==> inputs of 06-24 <==
Design neural_pipeline_top, start of the top module:
module neural_pipeline_top (
    input wire clk,
    input wire rst,
    input wire signed [15:0] raw_in,
    output wire signed [15:0] vel_out
);
    wire signed [15:0] filt_out;
    wire spike_pulse_raw;  
    reg spike_pulse_safe;  
    wire signed [15:0] auto_threshold;
    reg [17:0] warmup_cnt; 
    always @(posedge clk) begin
        if (rst) begin
            warmup_cnt <= 0;
            spike_pulse_safe <= 0;
        end else begin
            if (warmup_cnt < 150000) 
                warmup_cnt <= warmup_cnt + 1;
            if (warmup_cnt == 150000) 
                spike_pulse_safe <= spike_pulse_raw;
            else 
                spike_pulse_safe <= 0;
        end
    end
    reg [10:0] bin_timer;
    reg bin_strobe;
    reg signed [15:0] bin_accumulator;
    reg signed [15:0] current_bin_count;
    iir_filter u_filter (
        .clk(clk),
        .rst(rst),
        .x_in(raw_in),
        .y_out(filt_out)
    );
    threshold_estimator u_thresh_gen (
        .clk(clk),
        .rst(rst),
        .data_in(filt_out),
        .threshold(auto_threshold)
    );
    spike_detect u_detect (
        .clk(clk),
        .rst(rst),
        .data_in(filt_out),
        .threshold(auto_threshold), 
        .spike_out(spike_pulse_raw) 
    );
    always @(posedge clk) begin
        if (rst) begin
            bin_timer <= 0;
            bin_accumulator <= 0;
            current_bin_count <= 0;
            bin_strobe <= 0;
        end else begin
            bin_strobe <= 0;
            if (spike_pulse_safe)
                bin_accumulator <= bin_accumulator + 1;
            if (bin_timer == 1499) begin
                bin_timer <= 0;
                current_bin_count <= bin_accumulator;
                bin_accumulator <= 0;
                bin_strobe <= 1;
            end else begin
                bin_timer <= bin_timer + 1;
                bin_strobe <= 0;
            end
  ...
Settings: LEC_CHECK=0, CAP_MARGIN=25, CORE_ASPECT_RATIO=0.61, CORE_MARGIN=2, CORE_UTILIZATION=50, CTS_CLUSTER_DIAMETER=72, CTS_CLUSTER_SIZE=88, GPL_TIMING_DRIVEN=0, MIN_ROUTING_LAYER=met1, PLACE_DENSITY=0.6, SLEW_MARGIN=20; clock period 36.7 ns.
run.sh (not shown) runs the stock make flow with config.mk's settings and CLKGATE_MAP_FILE=.
==> 04-20 (differences from 06-24) <==
==> flow/config.mk (replaced) <==
export PLATFORM = sky130hd
export DESIGN_NAME = neural_pipeline_top
export DESIGN_NICKNAME = neural_pipeline_top
export VERILOG_FILES = /design/flow/design.v
export SDC_FILE = /design/flow/constraint.sdc
export NUM_CORES = 4
export LEC_CHECK = 0
export CAP_MARGIN = 20
export CORE_MARGIN = 2
export CORE_UTILIZATION = 72
export MAX_ROUTING_LAYER = met4
export SETUP_SLACK_MARGIN = 2.68
export SLEW_MARGIN = 20
==> flow/constraint.sdc (replaced) <==
create_clock -name core_clock -period 18.7 [get_ports {clk}]
set_input_delay 3.7400 -clock core_clock [delete_from_list [all_inputs] [get_ports {clk}]]
set_output_delay 3.7400 -clock core_clock [all_outputs]
set_load 0.01 [all_outputs]
==> 09-10 (differences from 06-24) <==
==> flow/config.mk (replaced) <==
export PLATFORM = sky130hd
export DESIGN_NAME = neural_pipeline_top
export DESIGN_NICKNAME = neural_pipeline_top
export VERILOG_FILES = /design/flow/design.v
export SDC_FILE = /design/flow/constraint.sdc
export NUM_CORES = 4
export LEC_CHECK = 0
export CAP_MARGIN = 20
export CORE_MARGIN = 2
export CORE_UTILIZATION = 71
export SLEW_MARGIN = 20
==> flow/constraint.sdc (replaced) <==
create_clock -name core_clock -period 23.2 [get_ports {clk}]
set_input_delay 4.6400 -clock core_clock [delete_from_list [all_inputs] [get_ports {clk}]]
set_output_delay 4.6400 -clock core_clock [all_outputs]
set_load 0.01 [all_outputs]
==> results <==
quantity                                                       09-10        04-20        06-24
Run status                                  timing/DRC/antenna clean  timing/DRC/antenna clean  timing/DRC/antenna clean
Routed wire length                                          97220 um    113400 um    112700 um
Clock transition at the registers of the reported paths        60 ps        60 ps       120 ps
RSZ-0062 raised after global routing                              no          yes           no
Gate Area                                                32020 sq um  34640 sq um  32020 sq um
Critical Path Stages                                              65           60           58
Total number of placement rows                                    87           86           81
Crit path DAT                                               22510 ps     18010 ps     28810 ps
Fin Hold WS                                                 469.6 ps     466.8 ps     485.8 ps
Nets                                                            5829         6033         5864
WL per Instance                                             18.16 um     20.44 um     19.78 um
Final design area excluding fillers                      42580 sq um  46880 sq um  42850 sq um
GR met3 Demand/Resource                                       4.874%       5.936%       9.060%
Num tapcells                                                     756          748         1079
Number of buffers created by CTS                                  28           28           17
OpenROAD warning count                                            71           74           69
Wire length on met3                                          5551 um      7980 um     12750 um
Dpl cells                                                       5301         5385         5668
Filler cell count                                               4346         3206         7643
Layout buffering overhead excluding clock cells               1.202%       4.689%       1.568%

========
==> inputs of job 8555 <==
Starting RTL as in the previous note.
clock: 20.0 ns
lec_check: 0
cap_margin: 20
core_margin: 2
core_utilization: 40
slew_margin: 20
==> inputs of job 861, as changes to job 8555 <==
ABC_AREA = 1   (was unset)
CORE_MARGIN = 8   (was 2)
CORE_UTILIZATION = 46   (was 40)
CTS_CLUSTER_DIAMETER = 91   (was unset)
CTS_CLUSTER_SIZE = 100   (was unset)
GPL_ROUTABILITY_DRIVEN = 0   (was unset)
HOLD_SLACK_MARGIN = 0.14   (was unset)
TNS_END_PERCENT = 20   (was unset)
==> flow/constraint.sdc (replaced) <==
create_clock -name core_clock -period 25.0 [get_ports {clk}]
set_input_delay 5.0000 -clock core_clock [delete_from_list [all_inputs] [get_ports {clk}]]
set_output_delay 5.0000 -clock core_clock [all_outputs]
set_load 0.01 [all_outputs]
==> summary.txt <==
Flow results are below.

- The flow ran to the end and the layout has no timing, DRC or antenna violations.
- The sequential cell area share is 0.0983, for reference.
- OpenSTA lists the critical path startpoint as raw_in[4].
- The cell that appears most often on the critical path is sky130_fd_sc_hd__fa_1.
- The number of ordinary and repair buffers in the finished layout is 202, for reference.
- The worst path required time is 20.50 ns, for reference.
- The multiplexer area fraction after synthesis is 0.0109, for reference.
- The number of clock buffers added by TritonCTS is 30.
- The logic area is 32100 um2, for reference.
- Per Yosys stat, the portion of area used by sequential elements is 0.109.
- The post-layout net count is 5976, for reference.
- The number of antenna violations at the first check in global routing is 1, for reference.
- The largest net degree at the start of global routing is 87, for reference.
- The via count of the first global-routing pass is 31700, for reference.
# the run above: job 8555

==> summary.txt <==
Flow results are below.

- The flow ran to the end and the layout has no timing, DRC or antenna violations.
- The area taken by multi-input combinational cells is reported as 32200 um2.
- The number of antenna violations at the first check in global routing is 0, for reference.
- The via count of the first global-routing pass is 33900, for reference.
- The timing startpoint of the critical path is raw_in[2], for reference.
- The library cell appearing most often on the critical path is sky130_fd_sc_hd__ha_1, for reference.
- The number of ordinary and repair buffers in the finished layout is 40, for reference.
- The finished design was reported to have a net count of 6703.
- The largest net degree at the start of global routing is 57, for reference.
- Per the TritonCTS log, the buffer count is 18.
- The CTS tree is built, for reference.
- Of the post-synthesis cell area, the part taken by muxes is 0.000239.
- The floorplan report gives the top-level pin count as 34.
- The chip area estimate from yosys synthesis is 41900 um2, for reference.
# the run above: job 861


========
==> exp/tundra <==
==> flow/design.v <==
`timescale 1ns / 1ps
module iir_filter (
    input wire clk,
    input wire rst,
    input wire signed [15:0] x_in,
    output reg signed [15:0] y_out
);
    localparam signed [39:0] B0 =  3947;
    localparam signed [39:0] B1 = -7894;
    localparam signed [39:0] B2 =  3947;
    localparam signed [39:0] A2 = -7891; 
    localparam signed [39:0] A3 =  3801;
    reg signed [39:0] z1;
    reg signed [39:0] z2;
    wire signed [39:0] x_ext;
    wire signed [39:0] b0_x, b1_x, b2_x;
    wire signed [39:0] a2_y, a3_y;
    wire signed [39:0] y_acc;
    assign x_ext = {{24{x_in[15]}}, x_in};
    assign b0_x = x_ext * B0;
    assign b1_x = x_ext * B1;
    assign b2_x = x_ext * B2;
    assign y_acc = b0_x + z1;
    reg signed [15:0] y_comb;
    wire signed [39:0] y_scaled = y_acc >>> 12; 
    always @(*) begin
        if (y_scaled > 32767)      
            y_comb = 32767;
        else if (y_scaled < -32768) 
            y_comb = -32768;
        else                        
            y_comb = y_scaled[15:0];
    end
    wire signed [39:0] y_comb_ext = {{24{y_comb[15]}}, y_comb};
    assign a2_y = y_comb_ext * A2;
    assign a3_y = y_comb_ext * A3;
    always @(posedge clk) begin
        if (rst) begin
            y_out <= 0;
            z1 <= 0;
            z2 <= 0;
        end else begin
            y_out <= y_comb;
            z1 <= b1_x - a2_y + z2;
            z2 <= b2_x - a3_y;
        end
    end
endmodule
`timescale 1ns / 1ps
module threshold_estimator (
    input wire clk,
    input wire rst,
    input wire signed [15:0] data_in,
    output reg signed [15:0] threshold
);
    reg signed [15:0] abs_data;
    always @(*) begin
        if (data_in == -16'd32768) abs_data = 16'd32767;
        else abs_data = (data_in < 0) ? -data_in : data_in;
    end
    localparam K = 14; 
    reg signed [31:0] accumulator;
    always @(posedge clk) begin
        if (rst) begin
            accumulator <= 0;
            threshold <= 0;
        end else begin
            accumulator <= accumulator - (accumulator >>> K) + abs_data;
            threshold <= -(((accumulator >>> K) * 45) >>> 3);
        end
    end
endmodule
`timescale 1ns / 1ps
module spike_detect (
    input wire clk,
    input wire rst,
    input wire signed [15:0] data_in,
    input wire signed [15:0] threshold,
    output reg spike_out
);
    localparam integer LOCKOUT = 20;
    localparam signed [15:0] SATURATION_NEG = -16'd30000;
    reg [4:0] timer;
    always @(posedge clk) begin
        if (rst) begin
            spike_out <= 0;
            timer <= 0;
        end else begin
            spike_out <= 0;
            if (timer > 0) begin
                timer <= timer - 1;
            end else begin
                if ((data_in < threshold) && (data_in > SATURATION_NEG)) begin
                    spike_out <= 1;
                    timer <= LOCKOUT;
                end
            end
        end
    end
endmodule
`timescale 1ns / 1ps
module velocity_decoder (
    input wire clk,
    input wire rst,
    input wire bin_strobe,  
    input wire signed [15:0] bin_count,  
    output reg signed [15:0] velocity  
);
    localparam signed [15:0] M1 = 16'd3891;  
    localparam signed [15:0] M2 = 16'd819;  
    localparam signed [15:0] MAX_VEL = 16'd20480; 
    localparam signed [15:0] MIN_VEL = -16'd20480;
    reg signed [31:0] term1;  
    reg signed [31:0] term2;  
    reg signed [31:0] sum;  
    always @(posedge clk) begin
        if (rst) begin
            velocity <= 0;
        end else if (bin_strobe) begin
            term1 = velocity * M1; 
            term2 = (bin_count * M2) <<< 12;
            sum = term1 + term2;
            if ((sum >>> 12) > MAX_VEL) 
                velocity <= MAX_VEL;
            else if ((sum >>> 12) < MIN_VEL)
                velocity <= MIN_VEL;
            else
                velocity <= sum >>> 12;
        end
    end
endmodule
`timescale 1ns / 1ps
module neural_pipeline_top (
    input wire clk,
    input wire rst,
    input wire signed [15:0] raw_in,
    output wire signed [15:0] vel_out
);
    wire signed [15:0] filt_out;
    wire spike_pulse_raw;  
    reg spike_pulse_safe;  
    wire signed [15:0] auto_threshold;
    reg [17:0] warmup_cnt; 
    always @(posedge clk) begin
        if (rst) begin
            warmup_cnt <= 0;
            spike_pulse_safe <= 0;
        end else begin
            if (warmup_cnt < 150000) 
                warmup_cnt <= warmup_cnt + 1;
            if (warmup_cnt == 150000) 
                spike_pulse_safe <= spike_pulse_raw;
            else 
                spike_pulse_safe <= 0;
        end
    end
    reg [10:0] bin_timer;
    reg bin_strobe;
    reg signed [15:0] bin_accumulator;
    reg signed [15:0] current_bin_count;
    iir_filter u_filter (
        .clk(clk),
        .rst(rst),
        .x_in(raw_in),
        .y_out(filt_out)
    );
    threshold_estimator u_thresh_gen (
        .clk(clk),
        .rst(rst),
        .data_in(filt_out),
        .threshold(auto_threshold)
    );
    spike_detect u_detect (
        .clk(clk),
        .rst(rst),
        .data_in(filt_out),
        .threshold(auto_threshold), 
        .spike_out(spike_pulse_raw) 
    );
    always @(posedge clk) begin
        if (rst) begin
            bin_timer <= 0;
            bin_accumulator <= 0;
            current_bin_count <= 0;
            bin_strobe <= 0;
        end else begin
            bin_strobe <= 0;
            if (spike_pulse_safe)
                bin_accumulator <= bin_accumulator + 1;
            if (bin_timer == 1499) begin
                bin_timer <= 0;
                current_bin_count <= bin_accumulator;
                bin_accumulator <= 0;
                bin_strobe <= 1;
            end else begin
                bin_timer <= bin_timer + 1;
                bin_strobe <= 0;
            end
        end
    end
    velocity_decoder u_decoder (
        .clk(clk),
        .rst(rst),
        .bin_strobe(bin_strobe),
        .bin_count(current_bin_count),
        .velocity(vel_out)
    );
endmodule
==> flow/run.sh <==
#!/bin/bash
# the make line also repeats each setting of config.mk as NAME=value (left out here)
make -C /OpenROAD-flow-scripts/flow DESIGN_CONFIG=/design/flow/config.mk WORK_HOME=/design/flow/orfs CLKGATE_MAP_FILE= finish
==> flow/config.mk <==
export PLATFORM = sky130hd
export DESIGN_NAME = neural_pipeline_top
export DESIGN_NICKNAME = neural_pipeline_top
export VERILOG_FILES = /design/flow/design.v
export SDC_FILE = /design/flow/constraint.sdc
export NUM_CORES = 4
export LEC_CHECK = 0
export ABC_AREA = 1
export CAP_MARGIN = 20
export CORE_MARGIN = 7
export CORE_UTILIZATION = 44
export CTS_CLUSTER_SIZE = 100
export SLEW_MARGIN = 20
export TNS_END_PERCENT = 20
==> flow/constraint.sdc <==
create_clock -name core_clock -period 25.0 [get_ports {clk}]
set_input_delay 5.0000 -clock core_clock [delete_from_list [all_inputs] [get_ports {clk}]]
set_output_delay 5.0000 -clock core_clock [all_outputs]
set_load 0.01 [all_outputs]
==> inputs of exp/amber, as changes to exp/tundra <==
- ABC_AREA: 1 -> 0
- CORE_ASPECT_RATIO: default -> 1.96
- CORE_UTILIZATION: 44 -> 30
- CTS_CLUSTER_DIAMETER: default -> 91
- GPL_ROUTABILITY_DRIVEN: default -> 0
==> summary of the runs <==
In exp/tundra the synthesized cell count is higher than in exp/amber, by 19%. Maximum frequency: exp/tundra is larger than exp/amber (about 11%). In exp/amber the clock skew is higher than in exp/tundra, by 37 ps. Non-clock buffer count: exp/tundra is lower than exp/amber (19). Hold slack: exp/amber is better than exp/tundra (37 ps). exp/amber went through all stages and came out clean. exp/tundra finished clean. Between exp/tundra and exp/amber, the lower worst setup slack is in exp/amber (gap 2400 ps).
==> figures <==
metric                                                       exp/tundra                exp/amber
Maximum clock rate                                             48.0 MHz                 43.0 MHz
Non-Clock Buffer Area Fraction                                  0.00883                   0.0123
Skew final                                                      22.9 ps                  60.2 ps
Clock period minus worst slack                                 20840 ps                 23230 ps
Simple-gate area share of the yosys netlist                       0.148                    0.113
Mapped cell area                                            41900 sq um              40400 sq um
Status                                          complete, no violations  complete, no violations
Core utilization at floorplan                                     0.443                    0.302
Sequential share of cell area                                    0.0979                    0.101
Endpoint arrival time on the critical path                     21320 ps                 23680 ps
DR WL/cell                                                      16.9 um                  18.2 um
Area of the synthesized netlist per yosys stat              41900 sq um              40400 sq um
Top-area cell type share of the netlist area                      0.250                    0.260

========
==> 03-22: inputs <==
Starts from the design.v that is shown in full above.
Settings: LEC_CHECK=0, ABC_AREA=0, CAP_MARGIN=20, CORE_ASPECT_RATIO=0.5, CORE_MARGIN=3, CORE_UTILIZATION=50, CTS_CLUSTER_DIAMETER=111, PLACE_DENSITY=0.88, SLEW_MARGIN=20; clock period 25.0 ns.
==> 10-15 (differences from 03-22) <==
Settings changed: ABC_AREA 0 to 1, CORE_ASPECT_RATIO 0.5 to 1.97, PLACE_DENSITY 0.88 to not set.
==> 12-07 (differences from 03-22) <==
Settings changed: ABC_AREA 0 to not set, CORE_ASPECT_RATIO 0.5 to not set, CORE_MARGIN 3 to 2, CORE_UTILIZATION 50 to 58, CTS_CLUSTER_DIAMETER 111 to not set, PLACE_DENSITY 0.88 to not set.
==> flow/constraint.sdc (replaced) <==
create_clock -name core_clock -period 14.9 [get_ports {clk}]
set_input_delay 2.9800 -clock core_clock [delete_from_list [all_inputs] [get_ports {clk}]]
set_output_delay 2.9800 -clock core_clock [all_outputs]
set_load 0.01 [all_outputs]
==> results <==
12-07 finished but failed the layout checks on negative setup slack. 03-22 finished clean. 10-15 completed without violations. Register-to-register slack, highest first: 10-15, 03-22, 12-07. The lowest worst hold slack belongs to 10-15, the highest to 12-07. Against 03-22, the die size of 10-15 is larger by 3.7%. The lowest core utilization belongs to 10-15, the highest to 12-07.
